==> wip/cedar <==
// WaveGenerator
module WaveGenerator #(N = 32, M = 16)(
  input clk,
  input rst,
  input chirp_reverse,             
  input [7:0] chirp_delay,         
  input [N-1:0] chirp_min_ctrl,    
  input [N-1:0] chirp_max_ctrl,    
  input [N-1:0] chirp_inc_rate,    
  input [N-1:0] chirp_div_rate,    
  output reg [M-1:0] waveform     
);
make LEC_CHECK=0 CAP_MARGIN=20 CORE_MARGIN=2 CORE_UTILIZATION=70 CTS_CLUSTER_SIZE=62 SETUP_SLACK_MARGIN=-0.29 SLEW_MARGIN=20 finish   # period 3.81 ns
run.sh (not shown) runs the stock make flow with config.mk's settings and CLKGATE_MAP_FILE=.
==> inputs of wip/tundra, as changes to wip/cedar <==
--- a/flow/config.mk
+++ b/flow/config.mk
@@ -8,6 +8,4 @@
 export CAP_MARGIN = 20
 export CORE_MARGIN = 2
-export CORE_UTILIZATION = 70
-export CTS_CLUSTER_SIZE = 62
-export SETUP_SLACK_MARGIN = -0.29
+export CORE_UTILIZATION = 40
 export SLEW_MARGIN = 20
==> flow/constraint.sdc (replaced) <==
create_clock -name core_clock -period 5.34 [get_ports {clk}]
set_input_delay 1.0680 -clock core_clock [delete_from_list [all_inputs] [get_ports {clk}]]
set_output_delay 1.0680 -clock core_clock [all_outputs]
set_load 0.01 [all_outputs]
==> inputs of wip/harbor, as changes to wip/cedar <==
--- a/flow/config.mk
+++ b/flow/config.mk
@@ -9,5 +9,6 @@
 export CORE_MARGIN = 2
 export CORE_UTILIZATION = 70
-export CTS_CLUSTER_SIZE = 62
-export SETUP_SLACK_MARGIN = -0.29
+export CTS_CLUSTER_SIZE = 32
+export PLACE_DENSITY = 0.67
+export SETUP_SLACK_MARGIN = -0.37
 export SLEW_MARGIN = 20
==> flow/constraint.sdc (replaced) <==
create_clock -name core_clock -period 5.37 [get_ports {clk}]
set_input_delay 1.0740 -clock core_clock [delete_from_list [all_inputs] [get_ports {clk}]]
set_output_delay 1.0740 -clock core_clock [all_outputs]
set_load 0.01 [all_outputs]
==> results.json <==
{
  "status": "stopped before the end",
  "failing_step": "5_1_grt",
  "firstError": "[ERROR GRT-0116] Global routing finished with congestion. Check the congestion regions in the DRC Viewer.",
  "core_area_mm2": 0.0188,
  "gr-usage-met3_pct": 61.3,
  "row_count": 50,
  "die_h_um": 143,
  "fp_util_pct": 71.7,
  "overflow": 35,
  "place_ws_ns": -1.15,
  "cts_setup_buffers": 7,
  "dpl-instance-area_mm2": 0.0168,
  "use_met1_pct": 74.7,
  "hpwlAfterDp_mm": 34.5,
  "place_congestion": 0.965,
  "die_area_mm2": 0.0203,
  "fp.dieW_um": 143
}
-- figures above: wip/cedar

==> results.json <==
{
  "die_area_mm2": 0.0203,
  "fp.dieW_um": 143,
  "status": "timing/DRC/antenna clean",
  "row_count": 50,
  "hpwlAfterDp_mm": 27.5,
  "gr-usage-met3_pct": 6.34,
  "fp_util_pct": 71.7,
  "use_met1_pct": 42.7,
  "place_ws_ns": -0.0555
}
-- figures above: wip/harbor

==> results.json <==
{
  "gr-usage-met3_pct": 3.08,
  "place_ws_ns": 0.000944,
  "die_h_um": 187,
  "overflow": 0,
  "status": "timing/DRC/antenna clean",
  "core_area_mm2": 0.0334,
  "cts_setup_buffers": 0,
  "fp.dieW_um": 187,
  "dpl-instance-area_mm2": 0.0158,
  "hpwlAfterDp_mm": 28.7,
  "place_congestion": 0.957,
  "fp_util_pct": 40.3,
  "use_met1_pct": 28.8,
  "row_count": 67
}
-- figures above: wip/tundra


* * *

==> inputs of branch garnet <==
Starting RTL as in the previous note.
export LEC_CHECK = 0
export CAP_MARGIN = 20
export CELL_PAD_IN_SITES_GLOBAL_PLACEMENT = 2
export CORE_MARGIN = 2
export CORE_UTILIZATION = 41
export CTS_CLUSTER_DIAMETER = 371
export CTS_CLUSTER_SIZE = 98
export PLACE_DENSITY = 0.42
export SLEW_MARGIN = 20
export TNS_END_PERCENT = 15
create_clock -name core_clock -period 6.0 [get_ports {clk}]
==> inputs of branch cedar, as changes to branch garnet <==
Settings changed: CELL_PAD_IN_SITES_GLOBAL_PLACEMENT 2 to default, CORE_UTILIZATION 41 to 70, CTS_CLUSTER_DIAMETER 371 to 360, CTS_CLUSTER_SIZE 98 to 32, PLACE_DENSITY 0.42 to 0.66, SETUP_SLACK_MARGIN from default to -0.37, TNS_END_PERCENT 15 to 5.
==> flow/constraint.sdc (replaced) <==
create_clock -name core_clock -period 5.37 [get_ports {clk}]
set_input_delay 1.0740 -clock core_clock [delete_from_list [all_inputs] [get_ports {clk}]]
set_output_delay 1.0740 -clock core_clock [all_outputs]
set_load 0.01 [all_outputs]
==> inputs of branch onyx, as changes to branch garnet <==
Settings changed: CELL_PAD_IN_SITES_GLOBAL_PLACEMENT 2 to default, CORE_UTILIZATION 41 to 69, CTS_CLUSTER_DIAMETER 371 to default, CTS_CLUSTER_SIZE 98 to 62, HOLD_SLACK_MARGIN from default to -0.1, PLACE_DENSITY 0.42 to default, SETUP_SLACK_MARGIN from default to 1.25, TNS_END_PERCENT 15 to default.
==> flow/constraint.sdc (replaced) <==
create_clock -name core_clock -period 4.43 [get_ports {clk}]
set_input_delay 0.8860 -clock core_clock [delete_from_list [all_inputs] [get_ports {clk}]]
set_output_delay 0.8860 -clock core_clock [all_outputs]
set_load 0.01 [all_outputs]
==> impl_metrics.py <==
# Generated from Yosys and OpenROAD reports
metrics = {
    "status": {
        "status": "aborted with a tool error",
        "stop_stage": "clock tree synthesis (4_1_cts)",
        "stop_error": "[ERROR DPL-0033] detailed placement checks failed during check placement.",
    },
    "placement": {
        "place_area_um2": 16500,
        "dpl.hpwl_mm": 31.2,
        "place_congestion": 0.985,
        "dp.cells": 2160,
    },
    "synthesis": {
        "ys_cells": 1686,
        "ys_area_um2": 13500,
    },
    "floorplanning": {
        "core_area_um2": 19300,
        "design.die.area_um2": 20600,
        "die_w_um": 144,
        "fp.dieH_um": 144,
    },
}
Source of the figures above: branch onyx

==> impl_metrics.py <==
# Generated from Yosys and OpenROAD reports
metrics = {
    "floorplanning": {
        "design.die.area_um2": 20300,
        "die_w_um": 143,
        "fp.dieH_um": 143,
        "core_area_um2": 18800,
    },
    "worst_hold_path": {
        "holdCritStartpoint": "Chirp0.nco_reset",
    },
    "setup_path": {
        "reg2reg_to": "waveform[9]",
        "cp-end-kind": "flip-flop",
    },
    "placement": {
        "dp.cells": 2045,
        "dpl.hpwl_mm": 27.5,
        "place_area_um2": 15300,
    },
    "status": {
        "status": "finished clean",
    },
    "pwr": {
        "seqPwrFrac_pct": 27.3,
    },
    "cells_and_area": {
        "final_cells": 2077,
    },
    "detailed_routing": {
        "diodes": 0,
    },
}
Source of the figures above: branch cedar

==> impl_metrics.py <==
# Generated from Yosys and OpenROAD reports
metrics = {
    "status": {
        "status": "finished clean",
    },
    "clock_network": {
        "cts_resized": 0,
    },
    "setup_path": {
        "crit_start": "chirp_inc_rate[9]",
    },
    "synthesis": {
        "ys_area_um2": 13500,
        "syn_inst": 1686,
        "ys_cells": 1686,
    },
    "pwr": {
        "clk-power_w": 0.00109,
        "seqPwrFrac_pct": 27.7,
    },
    "placement": {
        "dp.cells": 2240,
        "place_congestion": 0.899,
        "place_area_um2": 15500,
    },
    "floorplanning": {
        "design.die.area_um2": 34300,
    },
}
Source of the figures above: branch garnet

Power and IR drop assume default switching activity.
